==> run a <==
==> flow/design.v <==
`timescale 1ns / 1ps
module scrambler
 #(parameter WIDTH = 32,
   parameter SEED = 7'b1111111)
  (input aclk,
   input aresetn,
   input [WIDTH-1:0] s_axis_tdata,
   input [3:0] s_axis_tuser,
   input s_axis_tvalid,
   output s_axis_tready,
   input s_axis_tlast,
   output reg [WIDTH-1:0] m_axis_tdata,
   output reg [3:0] m_axis_tuser,
   output reg m_axis_tvalid,
   input m_axis_tready,
   output reg m_axis_tlast);
  localparam TAIL_MASK = {{7{1'b0}}, {(WIDTH-7){1'b1}}};
  wire axis_tready_int = m_axis_tready;
  assign s_axis_tready = axis_tready_int;
  wire m_handshake = m_axis_tvalid && axis_tready_int;
  wire s_handshake = s_axis_tvalid && axis_tready_int;
  reg [6:0] lfsr;
  wire [WIDTH-1:0] fb;
  genvar i;
  generate
    for (i = 0; i < WIDTH; i = i + 1) begin : gen_feedback
      if (i < 4)
        assign fb[i] = lfsr[i+3] ^ lfsr[i];
      else if (i < 7)
        assign fb[i] = lfsr[i] ^ fb[i-4];
      else
        assign fb[i] = fb[i-7] ^ fb[i-4];
    end
  endgenerate
  always @(posedge aclk)
    if (~aresetn) begin
      m_axis_tdata <= {WIDTH{1'b0}};
      m_axis_tuser <= 4'h0;
      m_axis_tlast <= 1'b0;
      m_axis_tvalid <= 1'b0;
    end
    else if (s_handshake) begin
      if (s_axis_tlast)
        m_axis_tdata <= (s_axis_tdata ^ fb) & TAIL_MASK;
      else
        m_axis_tdata <= s_axis_tdata ^ fb;
      m_axis_tuser <= s_axis_tuser;
      m_axis_tlast <= s_axis_tlast;
      m_axis_tvalid <= 1'b1;
    end
    else if (m_handshake)
      m_axis_tvalid <= 1'b0;
  always @(posedge aclk)
    if (~aresetn)
      lfsr <= SEED;
    else if (s_handshake)
      lfsr <= fb[WIDTH-1:WIDTH-7];
endmodule
`timescale 1ns / 1ps
module encoder
 #(parameter WIDTH = 24)
  (input aclk,
   input aresetn,
   input [WIDTH-1:0] s_axis_tdata,
   input [3:0] s_axis_tuser,
   input s_axis_tvalid,
   output s_axis_tready,
   input s_axis_tlast,
   output reg [2*WIDTH-1:0] m_axis_tdata,
   output reg [3:0] m_axis_tuser,
   output reg m_axis_tvalid,
   input m_axis_tready,
   output reg m_axis_tlast);
  localparam HISTSIZE = 6;
  wire axis_tready_int = m_axis_tready;
  assign s_axis_tready = axis_tready_int;
  wire m_handshake = m_axis_tvalid && axis_tready_int;
  wire s_handshake = s_axis_tvalid && axis_tready_int;
  reg [2*WIDTH-1:0] m_axis_tdata_int;
  wire [WIDTH-1:0] g0;
  wire [WIDTH-1:0] g1;
  wire [2*WIDTH-1:0] hr;
  wire [2*WIDTH-1:0] tfr;
  wire [2*WIDTH-1:0] ttr;
  reg [HISTSIZE-1:0] history;
  wire [WIDTH+HISTSIZE-1:0] operand = {s_axis_tdata, history};
  genvar i;
  generate
    for (i = 0; i < WIDTH; i = i + 1) begin : gen_poly
      assign g0[i] = operand[i+6] ^ operand[i+4] ^ operand[i+3] ^ operand[i+1] ^ operand[i];
      assign g1[i] = g0[i] ^ operand[i+5] ^ operand[i+1];
    end
    for (i = 0; i < 2*WIDTH-1; i = i + 2) begin : gen_half_rate
      assign hr[i]   = g0[i/2];
      assign hr[i+1] = g1[i/2];
    end
    for (i = 0; i < 3*WIDTH/2-2; i = i + 3) begin : gen_two_thirds
      assign ttr[i]   = g0[2*(i/3)];
      assign ttr[i+1] = g1[2*(i/3)];
      assign ttr[i+2] = g0[2*(i/3)+1];
    end
    for (i = 0; i < 4*WIDTH/3-3; i = i + 4) begin : gen_three_fourths
      assign tfr[i]   = g0[i-i/4];
      assign tfr[i+1] = g1[i-i/4];
      assign tfr[i+2] = g0[i-i/4+1];
      assign tfr[i+3] = g1[i-i/4+2];
    end
  endgenerate
  assign ttr[2*WIDTH-1:3*WIDTH/2] = 0;
  assign tfr[2*WIDTH-1:4*WIDTH/3] = 0;
  always @*
    case (s_axis_tuser)
      4'b1111, 4'b0111, 4'b1011, 4'b0011:
        m_axis_tdata_int = tfr;
      4'b0001:
        m_axis_tdata_int = ttr;
      default:
        m_axis_tdata_int = hr;
    endcase
  always @(posedge aclk)
    if (~aresetn) begin
      m_axis_tdata <= {2*WIDTH{1'b0}};
      m_axis_tuser <= 4'h0;
      m_axis_tlast <= 1'b0;
      m_axis_tvalid <= 1'b0;
    end
    else if (s_handshake) begin
      m_axis_tdata <= m_axis_tdata_int;
      m_axis_tuser <= s_axis_tuser;
      m_axis_tlast <= s_axis_tlast;
      m_axis_tvalid <= 1'b1;
    end
    else if (m_handshake)
      m_axis_tvalid <= 1'b0;
  always @(posedge aclk)
    if (~aresetn)
      history <= {HISTSIZE{1'b0}};
    else if (s_handshake)
      history <= s_axis_tdata[WIDTH-1:WIDTH-HISTSIZE];
endmodule
`timescale 1ns / 1ps
module system
  #(parameter WIDTH = 24)
   (input aclk,
    input aresetn,
    input [WIDTH-1:0] s_axis_tdata,
    input s_axis_tvalid,
    output s_axis_tready,
    input s_axis_tlast,
    input [3:0] s_axis_tuser,
    output [2*WIDTH-1:0] m_axis_tdata,
    output m_axis_tvalid,
    input m_axis_tready,
    output m_axis_tlast,
    output [3:0] m_axis_tuser);
    localparam SEED = 7'b1011101;
    wire [WIDTH-1:0] s2e_tdata;
    wire s2e_tvalid;
    wire s2e_tready;
    wire s2e_tlast;
    wire [3:0] s2e_tuser;
    scrambler #(.WIDTH(WIDTH), .SEED(SEED)) scrambler_i(
        .aclk(aclk),
        .aresetn(aresetn),
        .s_axis_tdata(s_axis_tdata),
        .s_axis_tvalid(s_axis_tvalid),
        .s_axis_tready(s_axis_tready),
        .s_axis_tuser(s_axis_tuser),
        .s_axis_tlast(s_axis_tlast),
        .m_axis_tdata(s2e_tdata),
        .m_axis_tvalid(s2e_tvalid),
        .m_axis_tready(s2e_tready),
        .m_axis_tuser(s2e_tuser),
        .m_axis_tlast(s2e_tlast)
    );
    encoder #(.WIDTH(WIDTH)) encoder_i(
        .aclk(aclk),
        .aresetn(aresetn),
        .s_axis_tdata(s2e_tdata),
        .s_axis_tvalid(s2e_tvalid),
        .s_axis_tready(s2e_tready),
        .s_axis_tuser(s2e_tuser),
        .s_axis_tlast(s2e_tlast),
        .m_axis_tdata(m_axis_tdata),
        .m_axis_tvalid(m_axis_tvalid),
        .m_axis_tready(m_axis_tready),
        .m_axis_tuser(m_axis_tuser),
        .m_axis_tlast(m_axis_tlast)
    );
endmodule
==> flow/run.sh <==
#!/bin/bash
# the make line also repeats each setting of config.mk as NAME=value (left out here)
make -C /OpenROAD-flow-scripts/flow DESIGN_CONFIG=/design/flow/config.mk WORK_HOME=/design/flow/orfs CLKGATE_MAP_FILE= finish
==> flow/config.mk <==
export PLATFORM = sky130hd
export DESIGN_NAME = system
export DESIGN_NICKNAME = system
export VERILOG_FILES = /design/flow/design.v
export SDC_FILE = /design/flow/constraint.sdc
export NUM_CORES = 4
export LEC_CHECK = 0
export CAP_MARGIN = 20
export CELL_PAD_IN_SITES_GLOBAL_PLACEMENT = 1
export CORE_ASPECT_RATIO = 0.5
export CORE_MARGIN = 7
export CORE_UTILIZATION = 48
export CTS_CLUSTER_DIAMETER = 209
export CTS_CLUSTER_SIZE = 98
export GPL_TIMING_DRIVEN = 1
export MAX_ROUTING_LAYER = met4
export PLACE_DENSITY = 0.35
export SETUP_SLACK_MARGIN = 0.94
export SLEW_MARGIN = 20
export TNS_END_PERCENT = 15
==> flow/constraint.sdc <==
create_clock -name core_clock -period 3.34 [get_ports {aclk}]
set_input_delay 0.6680 -clock core_clock [delete_from_list [all_inputs] [get_ports {aclk}]]
set_output_delay 0.6680 -clock core_clock [all_outputs]
set_load 0.01 [all_outputs]
==> run b (differences from run a) <==
Settings changed: CAP_MARGIN 20 to 40, CELL_PAD_IN_SITES_GLOBAL_PLACEMENT 1 to default, CORE_MARGIN 7 to 2, CORE_UTILIZATION 48 to 56, CTS_CLUSTER_DIAMETER 209 to 287, CTS_CLUSTER_SIZE 98 to 87, GPL_TIMING_DRIVEN 1 to default, MAX_ROUTING_LAYER met4 to default, SETUP_SLACK_MARGIN 0.94 to 1.05.
==> flow/constraint.sdc (replaced) <==
create_clock -name core_clock -period 4.0 [get_ports {aclk}]
set_input_delay 0.8000 -clock core_clock [delete_from_list [all_inputs] [get_ports {aclk}]]
set_output_delay 0.8000 -clock core_clock [all_outputs]
set_load 0.01 [all_outputs]
==> qor summary <==
metric                                                      run a           run b
Status                                             finished clean  finished clean
Met1 Resource Use GR                                        34.6%           46.7%
Static leakage                                            2.87 nW         2.85 nW
Core ar.                                               0.0121 mm2      0.0104 mm2
Crit path largest cell delay                              0.59 ns         0.69 ns
Data arrival at the endpoint of the critical path         1.62 ns         2.10 ns
GRT Total Usage                                             22.4%           28.9%
Internal power of the cells                               2.52 mW         2.04 mW
Sw power                                                  1.21 mW         1.02 mW
Slack of the worst reg-to-reg path                        1.23 ns         1.90 ns
Iteration-0 DRC count of the detailed router                  528             434
Sequential Power Share                                      35.9%           36.5%
Pre-placement core utilization                              50.3%           58.4%
Post_cts resized                                                1               0
Non-Clock Buffer Count                                        100              99
Post-placement cell area                              0.00693 mm2     0.00686 mm2
First-pass GRT wire length                               27900 um        25400 um
Cycle use final                                             68.4%           72.6%
Routing usage on met2                                       29.2%           37.8%
Post-layout worst setup margin                            1.06 ns         1.10 ns


==> nickel: inputs <==
Starts from the design.v that is shown in full above.
export LEC_CHECK = 0
export CAP_MARGIN = 40
export CORE_MARGIN = 2
export CORE_UTILIZATION = 70
export CTS_CLUSTER_DIAMETER = 232
export CTS_CLUSTER_SIZE = 15
export GPL_TIMING_DRIVEN = 1
export MAX_ROUTING_LAYER = met4
export PLACE_DENSITY_LB_ADDON = 0.27
export SETUP_SLACK_MARGIN = 0.42
export SLEW_MARGIN = 20
export TNS_END_PERCENT = 75
create_clock -name core_clock -period 2.09 [get_ports {aclk}]
run.sh (not shown) runs the stock make flow with config.mk's settings and CLKGATE_MAP_FILE=.
==> tundra: changes against nickel <==
Settings changed: ABC_AREA from default to 1, CAP_MARGIN 40 to 20, CORE_UTILIZATION 70 to 72, CTS_CLUSTER_SIZE 15 to 71, HOLD_SLACK_MARGIN from default to 0.29, PLACE_DENSITY_LB_ADDON 0.27 to 0.09, SETUP_SLACK_MARGIN 0.42 to 0.24.
==> flow/constraint.sdc (replaced) <==
create_clock -name core_clock -period 2.11 [get_ports {aclk}]
set_input_delay 0.4220 -clock core_clock [delete_from_list [all_inputs] [get_ports {aclk}]]
set_output_delay 0.4220 -clock core_clock [all_outputs]
set_load 0.01 [all_outputs]
==> delta: changes against nickel <==
Settings changed: CAP_MARGIN 40 to 20, CTS_CLUSTER_SIZE 15 to default, PLACE_DENSITY from default to 0.4, PLACE_DENSITY_LB_ADDON 0.27 to default, SETUP_SLACK_MARGIN 0.42 to 0.6.
==> results <==
Post-CTS Repair Setup Buffers: delta -; tundra 0; nickel 14
Proportion of netlist area held by the largest area contributor: delta 32.0%; tundra 31.6%; nickel 32.0%
H-tree lvl count: delta -; tundra 3; nickel 3
Chip area from the yosys synthesis statistics: delta 6060 µm²; tundra 6150 µm²; nickel 6060 µm²
Post-Syn Nets: delta 646; tundra 921; nickel 646
Mean Syn Cell Area: delta 9.89 µm²; tundra 6.93 µm²; nickel 9.89 µm²
Placed wire-length estimate after detailed placement: delta 12600 µm; tundra 12800 µm; nickel 12300 µm
Placed insts: delta 768; tundra 1047; nickel 773
Post-Synthesis Cell Area: delta 6060 µm²; tundra 6150 µm²; nickel 6060 µm²
Core region area: delta 8300 µm²; tundra 8260 µm²; nickel 8300 µm²
Post-synth mux share: delta 0.165%; tundra 0%; nickel 0.165%
Final weighted congestion of routability-driven global placement: delta 1.03; tundra 1.02; nickel 0.962
Synthesized instance count: delta 613; tundra 888; nickel 613
Height of the die: delta 97.1 µm; tundra 96.4 µm; nickel 97.1 µm
Cts hold-fix bufs: delta -; tundra 0; nickel 0
Width of the chip: delta 97.1 µm; tundra 96.4 µm; nickel 97.1 µm
Compound-gate portion of the synthesized area: delta 17.8%; tundra 13.7%; nickel 17.8%
Outcome: delta aborted with a tool error; tundra complete, no violations; nickel aborted with a tool error
Stage where the flow stopped: delta 4_1_cts; tundra -; nickel 5_1_grt
Area of the chip: delta 9420 µm²; tundra 9300 µm²; nickel 9420 µm²
XOR Share, Synth: delta 34.3%; tundra 18.2%; nickel 34.3%
Worst slack, placed: delta 53.5 ps; tundra 7.83 ps; nickel 87.2 ps


==> job 3408 <==
// system: RTL as listed in full above, without the edits since
==> flow/config.mk <==
export PLATFORM = sky130hd
export DESIGN_NAME = system
export DESIGN_NICKNAME = system
export VERILOG_FILES = /design/flow/design.v
export SDC_FILE = /design/flow/constraint.sdc
export NUM_CORES = 4
export LEC_CHECK = 0
export ABC_AREA = 1
export CAP_MARGIN = 35
export CELL_PAD_IN_SITES_DETAIL_PLACEMENT = 2
export CELL_PAD_IN_SITES_GLOBAL_PLACEMENT = 3
export CORE_MARGIN = 2
export CORE_UTILIZATION = 17
export CTS_CLUSTER_DIAMETER = 351
export GPL_ROUTABILITY_DRIVEN = 0
export GPL_TIMING_DRIVEN = 0
export HOLD_SLACK_MARGIN = 0.23
export MAX_ROUTING_LAYER = met4
export MIN_ROUTING_LAYER = met2
export PLACE_DENSITY_LB_ADDON = 0.02
export SETUP_SLACK_MARGIN = 0.89
export SLEW_MARGIN = 30
export TNS_END_PERCENT = 75
==> flow/constraint.sdc <==
create_clock -name core_clock -period 3.02 [get_ports {aclk}]
set_input_delay 0.6040 -clock core_clock [delete_from_list [all_inputs] [get_ports {aclk}]]
set_output_delay 0.6040 -clock core_clock [all_outputs]
set_load 0.01 [all_outputs]
==> inputs of job 3337, as changes to job 3408 <==
==> flow/config.mk (replaced) <==
export PLATFORM = sky130hd
export DESIGN_NAME = system
export DESIGN_NICKNAME = system
export VERILOG_FILES = /design/flow/design.v
export SDC_FILE = /design/flow/constraint.sdc
export NUM_CORES = 4
export LEC_CHECK = 0
export CAP_MARGIN = 20
export CORE_MARGIN = 2
export CORE_UTILIZATION = 72
export CTS_CLUSTER_SIZE = 27
export GPL_TIMING_DRIVEN = 1
export MAX_ROUTING_LAYER = met4
export PLACE_DENSITY = 0.66
export SETUP_SLACK_MARGIN = 0.89
export SLEW_MARGIN = 20
export TNS_END_PERCENT = 75
==> flow/constraint.sdc (replaced) <==
create_clock -name core_clock -period 2.2 [get_ports {aclk}]
set_input_delay 0.4400 -clock core_clock [delete_from_list [all_inputs] [get_ports {aclk}]]
set_output_delay 0.4400 -clock core_clock [all_outputs]
set_load 0.01 [all_outputs]
==> comparison table <==
Run status: job 3408 no timing/DRC/antenna violations; job 3337 did not finish
Stage where the flow stopped: job 3408 -; job 3337 clock tree synthesis
Distinct lib cells: job 3408 35; job 3337 50
Sequential area share after synthesis: job 3408 31.6%; job 3337 32.0%
Total nets after synthesis: job 3408 921; job 3337 646
Place WS: job 3408 -0.104 ns; job 3337 0.0574 ns
Post-synthesis instance total: job 3408 888; job 3337 613
Yosys cell count: job 3408 888; job 3337 613
Dpl cells: job 3408 1436; job 3337 762
Area leader share: job 3408 31.6%; job 3337 32.0%
Cell area reported after detailed placement: job 3408 7600 um2; job 3337 7340 um2
Site Rows: job 3408 69; job 3337 33
X dimension of the die: job 3408 194 um; job 3337 95.8 um
Yosys top cell by instances: job 3408 sky130_fd_sc_hd__nand2_1; job 3337 sky130_fd_sc_hd__dfxtp_1
Xor+xnor area frac: job 3408 18.2%; job 3337 34.3%
Synthesized chip area reported by yosys: job 3408 6150 um2; job 3337 6060 um2
Count of port buffers added during placement: job 3408 86; job 3337 87
Vertical die dimension: job 3408 194 um; job 3337 95.8 um
Share of the core filled by cells before placement: job 3408 17.3%; job 3337 74.1%
Post-Syn Area per Cell: job 3408 6.93 um2; job 3337 9.89 um2
Total standard cell area after synthesis: job 3408 6150 um2; job 3337 6060 um2
Area fraction in mux cells: job 3408 0%; job 3337 0.165%
Area fraction in compound gates after synthesis: job 3408 13.7%; job 3337 17.8%
Core region area: job 3408 35600 um2; job 3337 8180 um2
Die Footprint: job 3408 37700 um2; job 3337 9170 um2
Power is estimated from default activity; no workload was simulated.
